==> wip/indigo: inputs <==
## top_logic
module top_logic(  
		clk,
		rst,
		frz,
		level,
		Dout,
		vsync,
		hsync,
		VGA_R,
		VGA_G,
		VGA_B,
		BTNU,
		BTND,
		BTNL,
		BTNR,
        seven_seg,
        sel,
        pattern_select,
         I_spi_miso,
         O_spi_sck,
         O_spi_cs,
         O_spi_mosi
);
==> flow/config.mk <==
export PLATFORM = sky130hd
export DESIGN_NAME = top_logic
export DESIGN_NICKNAME = top_logic
export VERILOG_FILES = /design/flow/design.v
export SDC_FILE = /design/flow/constraint.sdc
export NUM_CORES = 4
export LEC_CHECK = 0
export ABC_AREA = 0
export CAP_MARGIN = 20
export CELL_PAD_IN_SITES_GLOBAL_PLACEMENT = 0
export CORE_ASPECT_RATIO = 1.01
export CORE_MARGIN = 2
export CORE_UTILIZATION = 72
export PLACE_DENSITY = 0.64
export SETUP_SLACK_MARGIN = 0.26
export SLEW_MARGIN = 35
export TNS_END_PERCENT = 85
==> flow/constraint.sdc <==
create_clock -name core_clock -period 12.3 [get_ports {clk}]
set_input_delay 2.4600 -clock core_clock [delete_from_list [all_inputs] [get_ports {clk}]]
set_output_delay 2.4600 -clock core_clock [all_outputs]
set_load 0.01 [all_outputs]
run.sh (not shown) runs the stock make flow with config.mk's settings and CLKGATE_MAP_FILE=.
==> inputs of wip/juniper, as changes to wip/indigo <==
- ABC_AREA: 0 -> 1
- HOLD_SLACK_MARGIN: default -> -0.08
- PLACE_DENSITY: 0.64 -> default
- PLACE_DENSITY_LB_ADDON: default -> 0.21
- SETUP_SLACK_MARGIN: 0.26 -> 2.07
==> flow/constraint.sdc (replaced) <==
create_clock -name core_clock -period 10.7 [get_ports {clk}]
set_input_delay 2.1400 -clock core_clock [delete_from_list [all_inputs] [get_ports {clk}]]
set_output_delay 2.1400 -clock core_clock [all_outputs]
set_load 0.01 [all_outputs]
==> flow_metrics.py <==
# Flow results
metrics = {
    "run_status": {
        "status": "finished with violations",
        "violations": "setup timing",
    },
    "drt": {
        "drc_errors": 0,
        "wl_per_cell_um": 19.9,
    },
    "cells_and_area": {
        "fill_cells": 10159,
        "sh_seq_area": 0.0521,
    },
    "sta": {
        "final-setup-viol-count": 2,
        "max_freq_ghz": 0.0735,
        "rsz0062_at_grt": "yes",
        "setup_ws_ns": -1.30,
        "timing.hold.ws_ns": 0.413,
    },
    "place": {
        "place_area_um2": 115000,
    },
    "logic_synthesis": {
        "aoi_share": 0.0707,
        "syn_area_per_cell_um2": 8.90,
    },
}
Source of the figures above: wip/indigo

==> flow_metrics.py <==
# Generated from Yosys and OpenROAD reports
metrics = {
    "run_status": {
        "error": "[ERROR GRT-0232] Routing congestion too high. Check the congestion heatmap in the GUI.",
        "stop_stage": "global routing (5_1_grt)",
        "status": "did not finish",
    },
    "grt": {
        "grt_use_met1": 0.635,
    },
    "floorplan": {
        "row_count": 146,
    },
    "logic_synthesis": {
        "syn_area_per_cell_um2": 8.00,
        "aoi_share": 0.0612,
        "fp_nets": 17647,
    },
    "place": {
        "io_buffers": 41,
        "place_area_um2": 123000,
    },
}
Source of the figures above: wip/juniper



==> fjord <==
top_logic again, from the RTL that the note above started with.
make LEC_CHECK=0 ABC_AREA=1 CAP_MARGIN=20 CELL_PAD_IN_SITES_GLOBAL_PLACEMENT=0 CORE_ASPECT_RATIO=1.01 CORE_MARGIN=2 CORE_UTILIZATION=72 PLACE_DENSITY_LB_ADDON=0.21 SETUP_SLACK_MARGIN=0.26 SLEW_MARGIN=35 TNS_END_PERCENT=85 finish   # period 11.4 ns
==> inputs of ember, as changes to fjord <==
Settings changed: CORE_UTILIZATION 72 to 71, CTS_CLUSTER_SIZE from default to 72, HOLD_SLACK_MARGIN from default to -0.1, MAX_ROUTING_LAYER from default to met4, PLACE_DENSITY from default to 0.69, PLACE_DENSITY_LB_ADDON 0.21 to default, SETUP_SLACK_MARGIN 0.26 to 5.0, SLEW_MARGIN 35 to 20.
==> flow/constraint.sdc (replaced) <==
create_clock -name core_clock -period 20.8 [get_ports {clk}]
set_input_delay 4.1600 -clock core_clock [delete_from_list [all_inputs] [get_ports {clk}]]
set_output_delay 4.1600 -clock core_clock [all_outputs]
set_load 0.01 [all_outputs]
==> inputs of onyx, as changes to fjord <==
Settings changed: CELL_PAD_IN_SITES_GLOBAL_PLACEMENT 0 to default, CORE_ASPECT_RATIO 1.01 to 0.5, CTS_CLUSTER_DIAMETER from default to 324, CTS_CLUSTER_SIZE from default to 95, HOLD_SLACK_MARGIN from default to 0.29, PLACE_DENSITY_LB_ADDON 0.21 to default, SETUP_SLACK_MARGIN 0.26 to default, SLEW_MARGIN 35 to 20, TNS_END_PERCENT 85 to 40.
==> flow/constraint.sdc (replaced) <==
create_clock -name core_clock -period 7.37 [get_ports {clk}]
set_input_delay 1.4740 -clock core_clock [delete_from_list [all_inputs] [get_ports {clk}]]
set_output_delay 1.4740 -clock core_clock [all_outputs]
set_load 0.01 [all_outputs]
==> inputs of sierra, as changes to fjord <==
Settings changed: ABC_AREA 1 to default, CELL_PAD_IN_SITES_GLOBAL_PLACEMENT 0 to default, CORE_ASPECT_RATIO 1.01 to default, CORE_UTILIZATION 72 to 59, CTS_CLUSTER_SIZE from default to 97, PLACE_DENSITY_LB_ADDON 0.21 to default, SETUP_SLACK_MARGIN 0.26 to default, SLEW_MARGIN 35 to 20, TNS_END_PERCENT 85 to default.
==> flow/constraint.sdc (replaced) <==
create_clock -name core_clock -period 12.8 [get_ports {clk}]
set_input_delay 2.5600 -clock core_clock [delete_from_list [all_inputs] [get_ports {clk}]]
set_output_delay 2.5600 -clock core_clock [all_outputs]
set_load 0.01 [all_outputs]
==> summary of the runs <==
ember finished clean. fjord completed, yet does not pass: setup timing. onyx died in 5_1_grt. sierra finished but fails on setup timing. Utilization, lowest first: sierra, ember, fjord. The lowest clock skew belongs to ember, the highest to fjord. Against sierra, the count of clock-buffer cells in the layout of fjord is higher by 10. Sequential share of layout area, lowest first: fjord, ember, sierra. Register-to-register slack: fjord < sierra < ember. Wire length: fjord > ember > sierra. The highest cell area belongs to fjord, the lowest to ember. Synthesized area is the same in fjord and onyx.


==> trial 14: inputs <==
top_logic again, from the RTL that the note above started with.
clock: 7.37 ns
lec_check: 0
abc_area: 1
cap_margin: 0
core_margin: 2
core_utilization: 72
cts_cluster_diameter: 324
cts_cluster_size: 10
setup_slack_margin: 0.51
slew_margin: 20
tns_end_percent: 40
==> build 75: changes against trial 14 <==
ABC_AREA = 0   (was 1)
CAP_MARGIN = 20   (was 0)
CTS_CLUSTER_DIAMETER = default   (was 324)
CTS_CLUSTER_SIZE = default   (was 10)
PLACE_DENSITY = 0.35   (was default)
SETUP_SLACK_MARGIN = 1.64   (was 0.51)
TNS_END_PERCENT = default   (was 40)
==> flow/constraint.sdc (replaced) <==
create_clock -name core_clock -period 9.39 [get_ports {clk}]
set_input_delay 1.8780 -clock core_clock [delete_from_list [all_inputs] [get_ports {clk}]]
set_output_delay 1.8780 -clock core_clock [all_outputs]
set_load 0.01 [all_outputs]
==> comparison table <==
item                                                               build 75        trial 14
Outcome                                            finished with violations  did not finish
Last stage reached                                                        -         5_1_grt
Reasons for failing layout checks                      negative setup slack               -
# Post-CTS Setup Buffers                                                 61              69
Number of nets produced by synthesis                                  15640           17650
Inst Count DP                                                         15820           18340
Placement Setup Slack                                              -4598 ps        -5953 ps
Avg Cell Area, Syn                                               8.903 um^2      8.002 um^2
Cells in synth_stat.txt                                               12140           14150
Instance tally after logic synthesis                                  12140           14150
Post-Synth AOI/OAI Area                                              7.072%          6.118%
Die Footprint                                                   153200 um^2     160400 um^2
Placed wire-length estimate                                       288200 um       346000 um
Cell area reported after detailed placement                     125500 um^2     134100 um^2
Cell resize tally after clock tree synthesis                            174             355
Simple-gate portion of the synthesized area                          12.43%          15.62%
Count of standard-cell rows                                             142             145
Die X-Extent                                                       391.4 um        400.5 um
Die Y                                                              391.4 um        400.5 um
Pre-Place Util                                                       72.31%          72.46%
Synth Seq Share                                                      5.633%          5.377%
Synthesized-area fraction occupied by adder cells                    56.78%          54.19%
Final GP Congestion                                                   1.044           1.078
CORE AREA                                                       149400 um^2     156200 um^2
Count of different cell masters after synthesis                          97              68


==> inputs of 09-10 <==
Starting RTL as in the previous note.
clock: 11.6 ns
lec_check: 0
abc_area: 1
cap_margin: 20
core_margin: 2
core_utilization: 72
cts_cluster_diameter: 94
cts_cluster_size: 15
max_routing_layer: met4
place_density_lb_addon: 0.02
setup_slack_margin: -0.68
slew_margin: 20
==> 08-24 (differences from 09-10) <==
- CELL_PAD_IN_SITES_GLOBAL_PLACEMENT: not set -> 1
- CORE_MARGIN: 2 -> 8
- CORE_UTILIZATION: 72 -> 58
- CTS_CLUSTER_DIAMETER: 94 -> not set
- CTS_CLUSTER_SIZE: 15 -> not set
- MAX_ROUTING_LAYER: met4 -> not set
- PLACE_DENSITY_LB_ADDON: 0.02 -> 0.05
- SETUP_SLACK_MARGIN: -0.68 -> -0.55
==> flow/constraint.sdc (replaced) <==
create_clock -name core_clock -period 20.0 [get_ports {clk}]
set_input_delay 4.0000 -clock core_clock [delete_from_list [all_inputs] [get_ports {clk}]]
set_output_delay 4.0000 -clock core_clock [all_outputs]
set_load 0.01 [all_outputs]
==> results.toml <==
# generated from flow reports
[global_route]
grt_use_met3_pct = 3.89

[detailed_routing]
firstDrtPassIters = 8

[sta]
max_freq_mhz = 68.3
period_needed_ns = 14.64
setup_violations = 0
relSlewSlack_pct = 26.6

[outcome]
status = "timing/DRC/antenna clean"

[floorplanning]
core_region_area_um2 = 194000

[worst_setup_path]
crit_buf_inv = 9
(the above is from 08-24)
==> results.toml <==
# generated from flow reports
[sta]
fin_ws_ns = -1.80
relSlewSlack_pct = 14.2
max_freq_mhz = 74.6
period_needed_ns = 13.40
setup_violations = 47

[outcome]
status = "finished with violations"
so_faults = "negative setup slack"

[detailed_routing]
ant_nets = 0
firstDrtPassIters = 9

[worst_setup_path]
crit_buf_inv = 21

[global_route]
grt_use_met3_pct = 8.79

[floorplanning]
core_region_area_um2 = 156000
(the above is from 09-10)
